## run 1
Design buffered_cl_builder, start of the top module:
module buffered_cl_builder
#(
    parameter DATA_WIDTH = 32,
    parameter DATA_PER_CL = 16,
    parameter CL_WIDTH = 512,
    parameter EVICTION_POLICY = "ALL_ZEROS",  
    parameter BUFFER_DEPTH = 8,  
    parameter ALM_FULL_DIFF = 4  
)
(
    input logic clk,
    input logic reset,
    input logic evict,
    input logic data_wr,
    input logic [DATA_WIDTH - 1 : 0 ] data_in,
    input logic cl_rd,
    output logic alm_full,
    output logic out_cl_valid,
    output logic [CL_WIDTH - 1 : 0 ] out_cl
);
Size: about 5700 flip-flops, ~550 I/O pins.
make LEC_CHECK=0 CAP_MARGIN=30 CELL_PAD_IN_SITES_GLOBAL_PLACEMENT=2 CORE_MARGIN=6 CORE_UTILIZATION=50 HOLD_SLACK_MARGIN=0.01 SLEW_MARGIN=20 SYNTH_MEMORY_MAX_BITS=8192 finish   # period 6.0 ns
run.sh (not shown) runs the stock make flow with config.mk's settings and CLKGATE_MAP_FILE=.
What run 2 does differently from run 1 at the input level:
- putting SETUP_SLACK_MARGIN at 1.01 where nothing was set
- putting ABC_AREA at 1 where nothing was set
- swapping 0.01 for 0.29 in HOLD_SLACK_MARGIN
- swapping 50 for 72 in CORE_UTILIZATION
- putting CTS_CLUSTER_SIZE at 72 where nothing was set
- clearing CELL_PAD_IN_SITES_GLOBAL_PLACEMENT, which used to be 2
- putting TNS_END_PERCENT at 5 where nothing was set
- swapping 30 for 10 in CAP_MARGIN
- swapping 6 for 2 in CORE_MARGIN
- swapping 6.0 for 3.39 in the clock period (ns, I/O delays scaled along)
--- outcome ---
- Of run 1 and run 2, only run 1 finishes the flow clean.
- CTS buffer count, run 2 and run 1, lower one = run 2.
- Of run 2 and run 1, it is run 2 that has the higher layout overhead on the synthesized area.
- Of the two values seen for destination of the critical timing path, out_cl[371] was produced by run 1 and out_cl[485] by run 2.
- For the final worst setup slack, run 2 came in 1.07 ns lower than run 1 did.
- Re maximum fanout along the worst path: run 2 and run 1 aren't equal, and the lower value belongs to run 2.
Here is what was changed in the inputs of run 3 compared with run 2.
- CORE_UTILIZATION now 68, was 72
- CTS_CLUSTER_SIZE now 21, was 72
- TNS_END_PERCENT no longer set, was 5
- HOLD_SLACK_MARGIN no longer set, was 0.29
- CAP_MARGIN now 20, was 10
- SETUP_SLACK_MARGIN no longer set, was 1.01
- CTS_CLUSTER_DIAMETER now 357, previously not set
- ABC_AREA no longer set, was 1
- the clock period (ns, I/O delays scaled along) now 3.92, was 3.39
--- outcome ---
Going from run 2 to run 3, synthesis area per yosys went down; sequential cell power went down; utilization after layout went down; global routing usage on met1 went down; worst slack on hold paths went up. Total wirelength of the detailed-routed design was higher in the run labelled run 2. Summary of the comparison: worst reg-to-reg setup slack is higher in run 3, relative to run 2. For power, dividing the value from run 3 by the value from run 2 gives 0.63. To summarise run 3: no stage aborted, but the layout did not pass its checks, failing on negative setup slack. Taking run 2 as the reference, in run 3 sequential share of layout area went up 11 points, number of clock buffer instances in the layout down 265.
Input changes introduced in run 4 (baseline for comparison: run 3):
- swapping 68 for 67 in CORE_UTILIZATION
- clearing CTS_CLUSTER_DIAMETER, which used to be 357
- swapping 21 for 92 in CTS_CLUSTER_SIZE
- swapping 3.92 for 4.14 in the clock period (ns, I/O delays scaled along)
==> results <==
- Of run 3 and run 4, just one finished clean: run 4.
- [run 3] flow finished | final checks: failed | reasons: negative setup slack
- Run 4 vs run 3: final standard cell count with taps included and fillers excluded up by a few percent
- From run 3 to run 4 the numbers moved as follows: register-to-register slack rose by 0.19 ns, final global-route overflow total stayed essentially flat, iteration tally of the first detailed-router pass fell by 2, count of clock-buffer cells in the layout rose by about 50%.
- Number of global-route vias before repair grows by a few percent when moving from run 3 to run 4.
- Run 4 vs run 3: total die area up slightly

* * *

## JK
Starting RTL as in the previous note.
Settings: LEC_CHECK=0, ABC_AREA=1, CAP_MARGIN=20, CORE_MARGIN=2, CORE_UTILIZATION=72, CTS_CLUSTER_DIAMETER=399, CTS_CLUSTER_SIZE=14, HOLD_SLACK_MARGIN=-0.09, PLACE_DENSITY_LB_ADDON=0.02, SETUP_SLACK_MARGIN=-0.21, SLEW_MARGIN=20, SYNTH_MEMORY_MAX_BITS=8192; clock period 2.99 ns.
Every stage of JK finished as expected; the final checks, on the other hand, flagged negative setup slack, which means the layout fails.
Modified inputs, MS compared to JK
# JK
export LEC_CHECK = 0
export ABC_AREA = 1
export CAP_MARGIN = 20
export CORE_MARGIN = 2
export CORE_UTILIZATION = 72
export CTS_CLUSTER_DIAMETER = 399
export CTS_CLUSTER_SIZE = 14
export HOLD_SLACK_MARGIN = -0.09
export PLACE_DENSITY_LB_ADDON = 0.02
export SETUP_SLACK_MARGIN = -0.21
export SLEW_MARGIN = 20
export SYNTH_MEMORY_MAX_BITS = 8192
create_clock -name core_clock -period 2.99 [get_ports {clk}]
# MS
export LEC_CHECK = 0
export CAP_MARGIN = 20
export CORE_MARGIN = 2
export CORE_UTILIZATION = 72
export CTS_CLUSTER_SIZE = 68
export SETUP_SLACK_MARGIN = 1.01
export SLEW_MARGIN = 20
export SYNTH_MEMORY_MAX_BITS = 8192
create_clock -name core_clock -period 3.49 [get_ports {clk}]
==> results <==
- Layout checks on MS: not met. Flow itself completed; violations: negative setup slack.
- Between JK and MS, the flow reports synthesized area decreasing by more than 10%.
- Going from JK to MS, area fraction in compound gates after synthesis barely changed, count of flip-flops with a built-in enable after synthesis was more or less identical.
- Going from JK to MS, area share of fa/ha/maj cells after synthesis was more or less identical; fraction of met3 tracks used by global routing moved up; setup slack higher.
- The global-route usage in MS was lower than what JK gave.
#### Input delta (AL over MS)
# MS
export LEC_CHECK = 0
export CAP_MARGIN = 20
export CORE_MARGIN = 2
export CORE_UTILIZATION = 72
export CTS_CLUSTER_SIZE = 68
export SETUP_SLACK_MARGIN = 1.01
export SLEW_MARGIN = 20
export SYNTH_MEMORY_MAX_BITS = 8192
create_clock -name core_clock -period 3.49 [get_ports {clk}]
# AL
export LEC_CHECK = 0
export CAP_MARGIN = 20
export CELL_PAD_IN_SITES_DETAIL_PLACEMENT = 0
export CELL_PAD_IN_SITES_GLOBAL_PLACEMENT = 0
export CORE_MARGIN = 2
export CORE_UTILIZATION = 72
export MAX_ROUTING_LAYER = met5
export MIN_ROUTING_LAYER = met1
export SETUP_SLACK_MARGIN = 1.01
export SLEW_MARGIN = 20
export SYNTH_MEMORY_MAX_BITS = 8192
export TNS_END_PERCENT = 65
create_clock -name core_clock -period 3.47 [get_ports {clk}]
Findings:
STATUS run=AL STAGES=ALL_DONE FINAL_CHECKS=FAILED CAUSE=negative setup slack. Looking at TritonCTS buffer count across MS and AL, the one that comes out higher is AL. Status: proportion of synthesized flip-flops having asynchronous set or reset parity (MS, AL). Post-CTS repair timing setup buffer count is higher on MS. Final clock period utilization by the worst path in AL vs MS: up 0.62 points. Measured against each other, MS and AL differ in critical path depth, the higher figure coming from MS. | overall power consumption | lower: AL |. Diff MS -> AL: final RePlAce weighted congestion moved down; clock latency at the later pin of the worst-skew pair moved down; number of diodes added for antenna fixing moved up.
Modified inputs, TR compared to AL
# AL
export LEC_CHECK = 0
export CAP_MARGIN = 20
export CELL_PAD_IN_SITES_DETAIL_PLACEMENT = 0
export CELL_PAD_IN_SITES_GLOBAL_PLACEMENT = 0
export CORE_MARGIN = 2
export CORE_UTILIZATION = 72
export MAX_ROUTING_LAYER = met5
export MIN_ROUTING_LAYER = met1
export SETUP_SLACK_MARGIN = 1.01
export SLEW_MARGIN = 20
export SYNTH_MEMORY_MAX_BITS = 8192
export TNS_END_PERCENT = 65
create_clock -name core_clock -period 3.47 [get_ports {clk}]
# TR
export LEC_CHECK = 0
export ABC_AREA = 1
export CAP_MARGIN = 10
export CORE_MARGIN = 2
export CORE_UTILIZATION = 72
export CTS_CLUSTER_SIZE = 72
export SETUP_SLACK_MARGIN = 1.01
export SLEW_MARGIN = 20
export SYNTH_MEMORY_MAX_BITS = 8192
create_clock -name core_clock -period 3.39 [get_ports {clk}]
==> comparison <==
TR: flow complete, layout not clean; failing: negative setup slack. TR ended with more routed wire length than AL. NOTE met3 layer wire length in the routed design AL->TR increased by more than half. Taking TR over AL, the power consumption ratio works out to 1.2. Between TR and AL, normalized max-slew margin is lower for TR, AL comes in above that. [diff] worst hold slack, TR relative to AL: regression.

* * *

The RTL this note starts from:
==> flow/design.v <==
module cl_builder
#(
    parameter DATA_WIDTH = 32,
    parameter DATA_PER_CL = 16,
    parameter CL_WIDTH = 512,
    parameter EVICTION_POLICY = "ALL_ZEROS"  
)
(
    input logic clk,
    input logic reset,
    input logic evict,
    input logic data_wr,
    input logic [DATA_WIDTH - 1 : 0 ] data_in,
    output logic out_cl_valid,
    output logic [CL_WIDTH - 1 : 0 ] out_cl
);
    logic                       build_data_valid    [DATA_PER_CL];
    logic [DATA_WIDTH - 1 : 0 ] build_cl            [DATA_PER_CL];
    logic [DATA_PER_CL - 1 : 0][DATA_WIDTH - 1 : 0 ] out_cl_elements;
    logic build_cl_full;
    assign build_cl_full = build_data_valid[DATA_PER_CL-1];
    assign out_cl = out_cl_elements;
    always_ff @(posedge clk) begin
        out_cl_valid <= build_cl_full || evict;
        if (data_wr) begin
            build_cl[0]         <= data_in;
            build_data_valid[0] <= 1;
        end
        else if (build_cl_full || evict || reset) begin
            build_data_valid[0] <= 0;
        end
        for (int i = 1; i < DATA_PER_CL; i++) begin
            if (build_cl_full || evict || reset) begin
                build_data_valid[i] <= 0;
            end
            else if (data_wr) begin
                build_data_valid[i] <= build_data_valid[i-1];
            end
            if (data_wr) begin
                build_cl[i] <= build_cl[i-1];
            end
        end
        for (int i = 0; i < DATA_PER_CL; i++) begin
            if (build_data_valid[i]) begin
                out_cl_elements[i] <= build_cl[i];
            end
            else begin
                if (EVICTION_POLICY == "ALL_ZEROS") begin
                    out_cl_elements[i] <= '0;
                end
                else if (EVICTION_POLICY == "ALL_ONES") begin
                    out_cl_elements[i] <= '1;
                end
            end
        end
    end
endmodule
module cl_fifo
#(
    parameter DATA_WIDTH = 512,
    parameter DEPTH = 8,
    parameter COUNT_WIDTH = 3,
    parameter ALM_FULL_DIFF = 4
)
(
    input  logic                      clock,
    input  logic                      sclr,
    input  logic                      wrreq,
    input  logic                      rdreq,
    input  logic [DATA_WIDTH - 1 : 0] data,
    output logic                      empty,
    output logic                      full,
    output logic                      almost_full,
    output logic [DATA_WIDTH - 1 : 0] q
);
    localparam ALM_FULL_VALUE = DEPTH - ALM_FULL_DIFF;
    logic [DATA_WIDTH - 1 : 0] mem [DEPTH];
    logic [COUNT_WIDTH - 1 : 0] wr_ptr;
    logic [COUNT_WIDTH - 1 : 0] rd_ptr;
    logic [COUNT_WIDTH : 0]     count;
    logic do_wr;
    logic do_rd;
    assign empty       = (count == 0);
    assign full        = (count == DEPTH);
    assign almost_full = (count >= ALM_FULL_VALUE);
    assign q           = mem[rd_ptr];
    assign do_wr = wrreq && !full;
    assign do_rd = rdreq && !empty;
    always_ff @(posedge clock) begin
        if (do_wr) begin
            mem[wr_ptr] <= data;
        end
    end
    always_ff @(posedge clock) begin
        if (sclr) begin
            wr_ptr <= '0;
            rd_ptr <= '0;
            count  <= '0;
        end
        else begin
            if (do_wr) begin
                wr_ptr <= (wr_ptr == DEPTH - 1) ? '0 : wr_ptr + 1'b1;
            end
            if (do_rd) begin
                rd_ptr <= (rd_ptr == DEPTH - 1) ? '0 : rd_ptr + 1'b1;
            end
            count <= count + do_wr - do_rd;
        end
    end
endmodule
module buffered_cl_builder
#(
    parameter DATA_WIDTH = 32,
    parameter DATA_PER_CL = 16,
    parameter CL_WIDTH = 512,
    parameter EVICTION_POLICY = "ALL_ZEROS",  
    parameter BUFFER_DEPTH = 8,  
    parameter ALM_FULL_DIFF = 4  
)
(
    input logic clk,
    input logic reset,
    input logic evict,
    input logic data_wr,
    input logic [DATA_WIDTH - 1 : 0 ] data_in,
    input logic cl_rd,
    output logic alm_full,
    output logic out_cl_valid,
    output logic [CL_WIDTH - 1 : 0 ] out_cl
);
    logic clb_out_cl_valid;
    logic [CL_WIDTH - 1 : 0 ] clb_out_cl;
    logic                      fifo_wr_en;
    logic [CL_WIDTH - 1 : 0 ]  fifo_data_in;
    logic                      fifo_empty;
    logic                      fifo_full;
    logic                      fifo_alm_full;
    logic [CL_WIDTH - 1 : 0 ]  fifo_data_out;
    assign out_cl_valid = ~fifo_empty;
    assign out_cl       = fifo_data_out;
    assign alm_full     = fifo_alm_full;
    always_ff @(posedge clk) begin
        fifo_wr_en   <= clb_out_cl_valid;
        fifo_data_in <= clb_out_cl;
    end
    cl_builder #(
        .DATA_WIDTH(DATA_WIDTH),
        .DATA_PER_CL(DATA_PER_CL),
        .CL_WIDTH(CL_WIDTH),
        .EVICTION_POLICY(EVICTION_POLICY)
    ) cl_builder_internal_mod (
        .clk(clk),
        .reset(reset),
        .evict(evict),
        .data_wr(data_wr),
        .data_in(data_in),
        .out_cl_valid(clb_out_cl_valid),
        .out_cl(clb_out_cl)
    );
    cl_fifo #(
        .DATA_WIDTH(CL_WIDTH),
        .DEPTH(BUFFER_DEPTH),
        .COUNT_WIDTH($clog2(BUFFER_DEPTH)),
        .ALM_FULL_DIFF(ALM_FULL_DIFF)
    ) buffer_fifo_mod (
        .clock(clk),
        .sclr(reset),
        .wrreq(fifo_wr_en),
        .rdreq(cl_rd),
        .data(fifo_data_in),
        .empty(fifo_empty),
        .full(fifo_full),
        .almost_full(fifo_alm_full),
        .q(fifo_data_out)
    );
endmodule
export LEC_CHECK = 0
export CAP_MARGIN = 20
export CELL_PAD_IN_SITES_GLOBAL_PLACEMENT = 3
export CORE_MARGIN = 10
export CORE_UTILIZATION = 51
export CTS_CLUSTER_DIAMETER = 121
export CTS_CLUSTER_SIZE = 21
export GPL_ROUTABILITY_DRIVEN = 1
export PLACE_DENSITY_LB_ADDON = 0.11
export SLEW_MARGIN = 20
export SYNTH_MEMORY_MAX_BITS = 8192
create_clock -name core_clock -period 6.0 [get_ports {clk}]
The starting point ran to the end with no violations.
Then changed:
CAP_MARGIN = 10   (was 20)
CELL_PAD_IN_SITES_GLOBAL_PLACEMENT = default   (was 3)
CORE_MARGIN = 2   (was 10)
CORE_UTILIZATION = 72   (was 51)
CTS_CLUSTER_DIAMETER = default   (was 121)
CTS_CLUSTER_SIZE = 14   (was 21)
GPL_ROUTABILITY_DRIVEN = default   (was 1)
PLACE_DENSITY_LB_ADDON = default   (was 0.11)
SETUP_SLACK_MARGIN = 1.01   (was default)
clock period = 3.59 ns   (was 6.0 ns; I/O delays follow)
The changed run reached the layout checks and failed them: setup timing.
Sequential share of layout area shrinks by 4.0 points.
Clock power grows to 2.6 times its value.
Routed wire length grows by a few percent.
Synthesized area stays the same.
Final area grows by a few percent.
Die area shrinks by a quarter to a third.
Utilization grows by 28 points.
Clock-buffer cell count grows by 274.
Clock skew grows by 0.0075 ns.
Then changed:
CAP_MARGIN = 20   (was 10)
CELL_PAD_IN_SITES_GLOBAL_PLACEMENT = 2   (was default)
CORE_MARGIN = 6   (was 2)
CORE_UTILIZATION = 51   (was 72)
CTS_CLUSTER_SIZE = 21   (was 14)
GPL_ROUTABILITY_DRIVEN = 0   (was default)
HOLD_SLACK_MARGIN = 0.01   (was default)
SETUP_SLACK_MARGIN = default   (was 1.01)
clock period = 6.0 ns   (was 3.59 ns; I/O delays follow)
The changed run ran to the end with no violations.
Register-to-register slack gains 1.9 ns.
Final cell count climbs by 8.9%.
Clock skew came out lower by 0.0056 ns.
Final area went down by 0.89%.
No activity file was given, so power comes from the tool's default toggle rates.
